Design calculator, start of the top module:
module calculator
(	
	input clk, 
	input rst,
	input start,
	input [7:0] rom_data,
	output [6:0] rom_addr,
	output done,
	output [7:0] result
);
wire is_operand, is_operator, is_lt, is_empty, is_hash,
	num0_en, num1_en, num2_en, index_cnt, sel, operand_push, operator_push,
	operand_pop, operator_pop, num_clr, result_en, op1_en, op2_en, operator_en, rfd, is_div, op_is_empty;
wire [1:0] mode;
wire [7:0] data_out, inx;
wire [4:0] ps;
controller ctrl(clk, rst, start, is_operand, is_operator, is_lt, is_empty, is_hash, is_div, op_is_empty,
				num0_en, num1_en, num2_en, index_cnt, sel, operand_push, operator_push,
				operand_pop, operator_pop, num_clr, result_en, op1_en, op2_en,
				operator_en, mode, done, ps);
datapath dp(clk, rst, num0_en, num1_en, num2_en, index_cnt, sel, mode, operand_push,
			operand_pop, operator_push, operator_pop, num_clr, result_en, op1_en,
			op2_en, operator_en, is_operand, is_operator, is_lt, is_empty, is_hash, data_out, inx, rfd, is_div, op_is_empty,
			rom_data, rom_addr);
assign result = data_out;
endmodule
Size in the first run: ~1100 flip-flops, about 27 I/O pins.
==> flow/config.mk <==
export PLATFORM = sky130hd
export DESIGN_NAME = calculator
export DESIGN_NICKNAME = calculator
export VERILOG_FILES = /design/flow/design.v
export SDC_FILE = /design/flow/constraint.sdc
export NUM_CORES = 4
export LEC_CHECK = 0
export ABC_AREA = 1
export CAP_MARGIN = 10
export CELL_PAD_IN_SITES_DETAIL_PLACEMENT = 0
export CELL_PAD_IN_SITES_GLOBAL_PLACEMENT = 3
export CORE_MARGIN = 2
export CORE_UTILIZATION = 22
export CTS_CLUSTER_SIZE = 100
export GPL_ROUTABILITY_DRIVEN = 0
export GPL_TIMING_DRIVEN = 0
export MAX_ROUTING_LAYER = met4
export SETUP_SLACK_MARGIN = 2.89
export SLEW_MARGIN = 35
==> flow/constraint.sdc <==
create_clock -name core_clock -period 11.7 [get_ports {clk}]
set_input_delay 2.3400 -clock core_clock [delete_from_list [all_inputs] [get_ports {clk}]]
set_output_delay 2.3400 -clock core_clock [all_outputs]
set_load 0.01 [all_outputs]
run.sh (not shown) runs the stock make flow with config.mk's settings and CLKGATE_MAP_FILE=.
The baseline finished clean.
Next try:
==> flow/config.mk (replaced) <==
export PLATFORM = sky130hd
export DESIGN_NAME = calculator
export DESIGN_NICKNAME = calculator
export VERILOG_FILES = /design/flow/design.v
export SDC_FILE = /design/flow/constraint.sdc
export NUM_CORES = 4
export LEC_CHECK = 0
export ABC_AREA = 1
export CAP_MARGIN = 20
export CORE_MARGIN = 2
export CORE_UTILIZATION = 72
export CTS_CLUSTER_DIAMETER = 197
export PLACE_DENSITY_LB_ADDON = 0.2
export SLEW_MARGIN = 20
==> flow/constraint.sdc (replaced) <==
create_clock -name core_clock -period 9.68 [get_ports {clk}]
set_input_delay 1.9360 -clock core_clock [delete_from_list [all_inputs] [get_ports {clk}]]
set_output_delay 1.9360 -clock core_clock [all_outputs]
set_load 0.01 [all_outputs]
Sequential cell count does not change; clock skew is lower by 0.054 ns; via count is lower by a few percent; hold slack gains 0.011 ns; synthesized area does not change; utilization is higher by 53 points; maximum frequency is higher by a few percent.
Next try:
--- a/flow/config.mk
+++ b/flow/config.mk
@@ -7,3 +7,2 @@
 export LEC_CHECK = 0
-export ABC_AREA = 1
 export CAP_MARGIN = 20
@@ -11,4 +10,6 @@
 export CORE_UTILIZATION = 72
-export CTS_CLUSTER_DIAMETER = 197
-export PLACE_DENSITY_LB_ADDON = 0.2
+export CTS_CLUSTER_SIZE = 42
+export HOLD_SLACK_MARGIN = -0.08
+export MAX_ROUTING_LAYER = met4
+export PLACE_DENSITY = 0.64
 export SLEW_MARGIN = 20
==> flow/constraint.sdc (replaced) <==
create_clock -name core_clock -period 8.59 [get_ports {clk}]
set_input_delay 1.7180 -clock core_clock [delete_from_list [all_inputs] [get_ports {clk}]]
set_output_delay 1.7180 -clock core_clock [all_outputs]
set_load 0.01 [all_outputs]
What happened:
- The new run finished but failed the layout checks on setup timing
- die area went down by 4.0%
- sequential cell count stays the same
- wire length is higher by 22%
- cell area hardly moves
- final cell count decreases by 28%
- synthesized area decreases by 4.1%
- clock-buffer cell count decreases by 16
- core utilization came out higher by 3.3 points

calculator again, from the RTL that the note above started with.
export LEC_CHECK = 0
export ABC_AREA = 1
export CAP_MARGIN = 20
export CORE_ASPECT_RATIO = 0.71
export CORE_MARGIN = 2
export CORE_UTILIZATION = 72
export CTS_CLUSTER_DIAMETER = 313
export CTS_CLUSTER_SIZE = 10
export HOLD_SLACK_MARGIN = 0.28
export PLACE_DENSITY = 0.38
export SETUP_SLACK_MARGIN = 1.76
export SLEW_MARGIN = 20
export TNS_END_PERCENT = 5
create_clock -name core_clock -period 6.03 [get_ports {clk}]
The baseline completed, yet does not pass: negative setup slack.
==> next run, changes <==
==> flow/config.mk (replaced) <==
export PLATFORM = sky130hd
export DESIGN_NAME = calculator
export DESIGN_NICKNAME = calculator
export VERILOG_FILES = /design/flow/design.v
export SDC_FILE = /design/flow/constraint.sdc
export NUM_CORES = 4
export LEC_CHECK = 0
export ABC_AREA = 1
export CAP_MARGIN = 20
export CORE_MARGIN = 2
export CORE_UTILIZATION = 72
export CTS_CLUSTER_DIAMETER = 197
export CTS_CLUSTER_SIZE = 15
export PLACE_DENSITY_LB_ADDON = 0.2
export SETUP_SLACK_MARGIN = 2.74
export SLEW_MARGIN = 20
==> flow/constraint.sdc (replaced) <==
create_clock -name core_clock -period 9.68 [get_ports {clk}]
set_input_delay 1.9360 -clock core_clock [delete_from_list [all_inputs] [get_ports {clk}]]
set_output_delay 1.9360 -clock core_clock [all_outputs]
set_load 0.01 [all_outputs]
With this change the flow went through all stages and came out clean; final area falls by a few percent; setup slack improves by 3.4 ns; worst hold slack improves by 0.0073 ns; via count hardly moves; synthesized cell count is unchanged; count of clock-buffer cells in the layout falls by 35; non-clock buffer count falls by 42; global-route usage falls by 1.1 points.
==> next run, changes <==
==> flow/config.mk (replaced) <==
export PLATFORM = sky130hd
export DESIGN_NAME = calculator
export DESIGN_NICKNAME = calculator
export VERILOG_FILES = /design/flow/design.v
export SDC_FILE = /design/flow/constraint.sdc
export NUM_CORES = 4
export LEC_CHECK = 0
export ABC_AREA = 1
export CAP_MARGIN = 0
export CORE_ASPECT_RATIO = 0.7
export CORE_MARGIN = 2
export CORE_UTILIZATION = 72
export CTS_CLUSTER_DIAMETER = 330
export CTS_CLUSTER_SIZE = 10
export SETUP_SLACK_MARGIN = 1.98
export SLEW_MARGIN = 20
==> flow/constraint.sdc (replaced) <==
create_clock -name core_clock -period 6.77 [get_ports {clk}]
set_input_delay 1.3540 -clock core_clock [delete_from_list [all_inputs] [get_ports {clk}]]
set_output_delay 1.3540 -clock core_clock [all_outputs]
set_load 0.01 [all_outputs]
The changed run finished with negative setup slack left.
Cell area went up by 2.6%.
Via count went up by 0.57%.
Sequential share of layout area went down by 1.5 points.
Synthesized cell count does not change.

v36:
calculator again, from the RTL that the note above started with.
clock: 9.8 ns
lec_check: 0
cap_margin: 5
cell_pad_in_sites_global_placement: 2
core_margin: 2
core_utilization: 22
place_density_lb_addon: 0.15
setup_slack_margin: 2.41
slew_margin: 20
v36 had finished all stages when the layout checks came back failing, citing setup timing.
Input changes introduced in v31 (baseline for comparison: v36):
- setting HOLD_SLACK_MARGIN to 0.01 for the first time
- setting CELL_PAD_IN_SITES_DETAIL_PLACEMENT to 2 for the first time
- setting MIN_ROUTING_LAYER to met2 for the first time
- changing CELL_PAD_IN_SITES_GLOBAL_PLACEMENT from 2 to 1
- setting CTS_CLUSTER_DIAMETER to 248 for the first time
- changing SLEW_MARGIN from 20 to 35
- setting GPL_TIMING_DRIVEN to 1 for the first time
- setting MAX_ROUTING_LAYER to met5 for the first time
- setting CORE_ASPECT_RATIO to 1.2 for the first time
- setting ABC_AREA to 1 for the first time
Results
v31 reached the end of the flow, and the finished layout is clean on the timing, design-rule and antenna checks.
v31 against v36.
A capture point of the critical path of dp.operands.mem[63][0] is what v36 shows, while dp.operands.mem[28][0] belongs to v31.
Of v36 and v31, the lower sequential share of layout area belongs to v31.
v31 against v36: maximum clock rate went up 19%; number of CTS-inserted buffers dropped 1.5%.
From v36 to v31 the numbers moved as follows: worst hold slack went down.
The inputs of v43 differ from those of v31 as listed below.
- removing MAX_ROUTING_LAYER (formerly met5)
- removing ABC_AREA (formerly 1)
- removing CORE_ASPECT_RATIO (formerly 1.2)
- removing MIN_ROUTING_LAYER (formerly met2)
- removing HOLD_SLACK_MARGIN (formerly 0.01)
- removing CELL_PAD_IN_SITES_DETAIL_PLACEMENT (formerly 2)
- changing CTS_CLUSTER_DIAMETER from 248 to 204
- changing CORE_UTILIZATION from 22 to 40
- removing CELL_PAD_IN_SITES_GLOBAL_PLACEMENT (formerly 1)
- removing PLACE_DENSITY_LB_ADDON (formerly 0.15)
- removing SETUP_SLACK_MARGIN (formerly 2.41)
- changing GPL_TIMING_DRIVEN from 1 to 0
- changing CAP_MARGIN from 5 to 20
- changing SLEW_MARGIN from 35 to 20
- changing the clock period (ns, I/O delays scaled along) from 9.8 to 12.0
### Flow results
Diff v31 -> v43: number of gates resized after CTS decreased by 73 relative to the old numbers, final critical delay including setup and external delays increased by 2.18 ns relative to the old numbers, area of all placed cells without fillers decreased by 8.6% relative to the old numbers, critical path depth decreased by 16% relative to the old numbers.
The inputs of v17 differ from those of v43 as listed below.
- CORE_UTILIZATION: 40 -> 70
- SETUP_SLACK_MARGIN: unset -> 1.54
- CTS_CLUSTER_DIAMETER: 204 -> unset
- PLACE_DENSITY_LB_ADDON: unset -> 0.0
- CTS_CLUSTER_SIZE: unset -> 40
- GPL_TIMING_DRIVEN: 0 -> unset
- the clock period (ns, I/O delays scaled along): 12.0 -> 9.7
## What came out
Taking v43 as the reference, in v17 core occupancy in the finished layout up 35 points, routed length per placed instance up about 33%.
The higher non-clock buffer total of the final layout came out of v17.
Row number of search-and-repair iterations in the first detailed-routing pass: v17 higher / v43 lower
[v17 vs v43] setup violation total in the final timing report: higher in v17
Summary of v17 over v43: wire length higher; clock-buffer cell count lower.
v43 went all the way through synthesis, placement and routing and the layout is clean on timing, DRC and antenna.
| v17 | all stages done | FAIL | setup timing |
Here is what was changed in the inputs of v33 compared with v17.
- PLACE_DENSITY_LB_ADDON removed (was 0.0)
- CTS_CLUSTER_SIZE removed (was 40)
- PLACE_DENSITY newly set to 0.41
- SETUP_SLACK_MARGIN changed from 1.54 to 2.74
- CTS_CLUSTER_DIAMETER newly set to 197
- ABC_AREA newly set to 1
- CORE_UTILIZATION changed from 70 to 72
- the clock period (ns, I/O delays scaled along) changed from 9.7 to 9.52
Notes after the runs:
Both conditions hold for v33: the flow ran to the end and the final layout passed the timing, design-rule and antenna checks. The run showing the smaller count of cells along the worst register-to-register path is v17. Setup slack of the critical path after layout, v33 and v17, lower one = v17. Per the comparison of v33 with v17, overall routed net length went down about 3.7%, register-to-register slack went up 1.78 ns, per-cell routed wire length went down about 30%, area of the synthesized netlist per yosys stat went up about 4.3%.
